Setup of run 1:
==> flow/design.v (excerpt) <==
module cam_pixel_labeler (
    input  logic        clk,
    input  logic        reset,
    input  logic        href,
    input  logic        vsync,
    input  logic [ 7:0] ov7670_data,
    output logic        we,
    output logic [16:0] wAddr,
    output logic [ 2:0] label_data,
    output logic        camera_dp_en,
    output logic        v_finish_camera,
    output logic [ 9:0] x_pixel_camera,
    output logic [ 9:0] y_pixel_camera
);
    logic [15:0] ov7670_wData;
    logic [ 1:0] r_g_decision;
    logic [ 7:0] s_data;
    logic [ 7:0] v_data;
    OV7670_MemController U_OV7670_MemController (
        .clk            (clk),
        .reset          (reset),
        .href           (href),
        .vsync          (vsync),
        .ov7670_data    (ov7670_data),
        .we             (we),
        .wAddr          (wAddr),
        .wData          (ov7670_wData),
        .camera_dp_en   (camera_dp_en),
        .v_finish_camera(v_finish_camera),
        .x_pixel_camera (x_pixel_camera),
        .y_pixel_camera (y_pixel_camera)
    );
    rgb_to_hsv U_rgb_to_hsv (
        .r_data      (ov7670_wData[15:11]),
        .g_data      (ov7670_wData[10:5]),
        .b_data      (ov7670_wData[4:0]),
        .s_data      (s_data),
        .v_data      (v_data),
        .r_g_decision(r_g_decision)
    );
    Label_Gen U_Label_Gen (
        .r_g_decision(r_g_decision),
        .s_data      (s_data),
        .v_data      (v_data),
        .label_data  (label_data)
    );
endmodule
For scale: ~39 flip-flops.
Settings: LEC_CHECK=0, ABC_AREA=1, CAP_MARGIN=20, CORE_ASPECT_RATIO=0.5, CORE_MARGIN=2, CORE_UTILIZATION=69, CTS_CLUSTER_DIAMETER=251, CTS_CLUSTER_SIZE=98, SETUP_SLACK_MARGIN=4.3, SLEW_MARGIN=20, TNS_END_PERCENT=5; clock period 49.5 ns.
run.sh (not shown) runs the stock make flow with config.mk's settings and CLKGATE_MAP_FILE=.
Run 1 did not run to completion, as it errored out during detailed placement.
#### Input delta (run 2 over run 1)
diff --git a/flow/config.mk b/flow/config.mk
--- a/flow/config.mk
+++ b/flow/config.mk
@@ -8,10 +8,8 @@
 export ABC_AREA = 1
 export CAP_MARGIN = 20
-export CORE_ASPECT_RATIO = 0.5
 export CORE_MARGIN = 2
-export CORE_UTILIZATION = 69
-export CTS_CLUSTER_DIAMETER = 251
+export CORE_UTILIZATION = 72
 export CTS_CLUSTER_SIZE = 98
-export SETUP_SLACK_MARGIN = 4.3
+export PLACE_DENSITY = 0.38
 export SLEW_MARGIN = 20
-export TNS_END_PERCENT = 5
+export TNS_END_PERCENT = 40
==> flow/constraint.sdc <==
create_clock -name core_clock -period 81.2 [get_ports {clk}]
set_input_delay 16.2400 -clock core_clock [delete_from_list [all_inputs] [get_ports {clk}]]
set_output_delay 16.2400 -clock core_clock [all_outputs]
set_load 0.01 [all_outputs]
==> results <==
- Run 2 -> stages 100% | layout checks FAIL | setup timing
- Flow for run 1 halted at detailed placement, error code DPL-0038.
- The fraction of the core area occupied by cells at floorplan number comes out higher for run 2 vs run 1.
- Area of the core region: run 2 vs run 1 down 1200 µm²
- Run 1 → run 2: combined area of all synthesized cells stayed essentially flat; post-synthesis cell type count held steady; synthesized chip area reported by yosys neither gained nor lost much; overall die height picked up an extra 53 µm.
- Run 1 and run 2 ended up with nearly the same post-synth tally of flip-flops with integrated enable.
- Number of rows in the core area (higher): run 2
- Run 2 vs run 1 on horizontal die size: run 2 is the lower one.
- The die of run 2 is smaller than the one used in run 1.
- Reported for run 1 and run 2, number of cell instances after yosys synthesis turned out identical to the last digit.
Changes in run 3 relative to run 2:
==> flow/config.mk <==
export PLATFORM = sky130hd
export DESIGN_NAME = cam_pixel_labeler
export DESIGN_NICKNAME = cam_pixel_labeler
export VERILOG_FILES = /design/flow/design.v
export SDC_FILE = /design/flow/constraint.sdc
export NUM_CORES = 4
export LEC_CHECK = 0
export CAP_MARGIN = 20
export CORE_MARGIN = 2
export CORE_UTILIZATION = 50
export SLEW_MARGIN = 20
==> flow/constraint.sdc <==
create_clock -name core_clock -period 73.0 [get_ports {clk}]
set_input_delay 14.6000 -clock core_clock [delete_from_list [all_inputs] [get_ports {clk}]]
set_output_delay 14.6000 -clock core_clock [all_outputs]
set_load 0.01 [all_outputs]
Wire length on met3 sits lower in run 3 than in run 2.
Run 3: complete, dirty (setup timing)
From run 2 to run 3 the numbers moved as follows: footprint of the flip-flops and latches now sits lower; inverter tally of the final layout excluding the clock network now sits lower; final estimated routing congestion in global placement now sits lower.
The higher number of tapcells came out of run 3.
Run 3 gives more relative area change from synthesis to final layout than run 2 did.
Cmp run 2 and run 3 / maximum net fanout on the critical path / higher: run 2
Run 2 leaves more setup margin than run 3.
Input-level comparison between run 4 and run 3:
diff --git a/flow/config.mk b/flow/config.mk
--- a/flow/config.mk
+++ b/flow/config.mk
@@ -8,4 +8,4 @@
 export CAP_MARGIN = 20
 export CORE_MARGIN = 2
-export CORE_UTILIZATION = 50
+export CORE_UTILIZATION = 40
 export SLEW_MARGIN = 20
==> flow/constraint.sdc <==
create_clock -name core_clock -period 150.0 [get_ports {clk}]
set_input_delay 30.0000 -clock core_clock [delete_from_list [all_inputs] [get_ports {clk}]]
set_output_delay 30.0000 -clock core_clock [all_outputs]
set_load 0.01 [all_outputs]
--- outcome ---
Run 4 completed every stage of the flow, and the final layout passed the timing, DRC and antenna checks.
[compare] base=run 3 new=run 4: critical path depth lost about 3%, total of endpoints with negative setup slack in the final report lost 2, floorplan die height picked up an extra about 12%, setup TNS picked up an extra 37.01 ns.
Synthesized cell count: run 4 vs run 3 identical
Between run 4 and run 3, the logic area is higher for run 3.
Compare run 4 and run 3 | fraction of met2 tracks used by global routing higher: run 3
When run 4 is set beside run 3, its number of cells in the design after placement turns out to be 23% smaller.

---

cam_pixel_labeler again, from the RTL that the note above started with.
clock: 86.2 ns
lec_check: 0
abc_area: 1
cap_margin: 20
core_margin: 2
core_utilization: 57
cts_cluster_diameter: 398
cts_cluster_size: 99
slew_margin: 20
Rerun with:
ABC_AREA = not set   (was 1)
CORE_UTILIZATION = 46   (was 57)
CTS_CLUSTER_DIAMETER = not set   (was 398)
CTS_CLUSTER_SIZE = not set   (was 99)
clock period = 131.0 ns   (was 86.2 ns; I/O delays follow)
Die size grows by 11%.
Routed wire length drops by about 12%.
Count of clock-buffer cells in the layout decreases by 1.
Via count went down by 19%.
Synthesized area fell by about 10%.
Rerun with:
CORE_UTILIZATION = 56   (was 46)
CTS_CLUSTER_SIZE = 72   (was not set)
clock period = 150.0 ns   (was 131.0 ns; I/O delays follow)
Result: The new run ran to the end with no violations; routed wire length went down by 0.68%; final cell count came out lower by 3.9%; register-to-register slack gains 19000 ps; via count goes up by 1.5%; cell area went down by 1.4%.
Rerun with:
CORE_UTILIZATION = 22   (was 56)
CTS_CLUSTER_SIZE = not set   (was 72)
SLEW_MARGIN = 0   (was 20)
TNS_END_PERCENT = 10   (was not set)
The changed run went through all stages and came out clean.
Worst hold slack gains 6.3 ps.
Worst setup slack gains 960 ps.
Utilization goes down by 35 points.
Flip-flop count stays the same.
Sequential share of layout area goes down by 0.17 points.
Synthesized cell count is unchanged.
Count of clock-buffer cells in the layout is lower by 1.
Final area is higher by 4.5%.
Rerun with:
CORE_ASPECT_RATIO = 0.5   (was not set)
CORE_UTILIZATION = 66   (was 22)
SLEW_MARGIN = 20   (was 0)
TNS_END_PERCENT = 20   (was 10)
Core utilization grows by 45 points.
Fmax decreases slightly.
Die area is lower by well over a third.
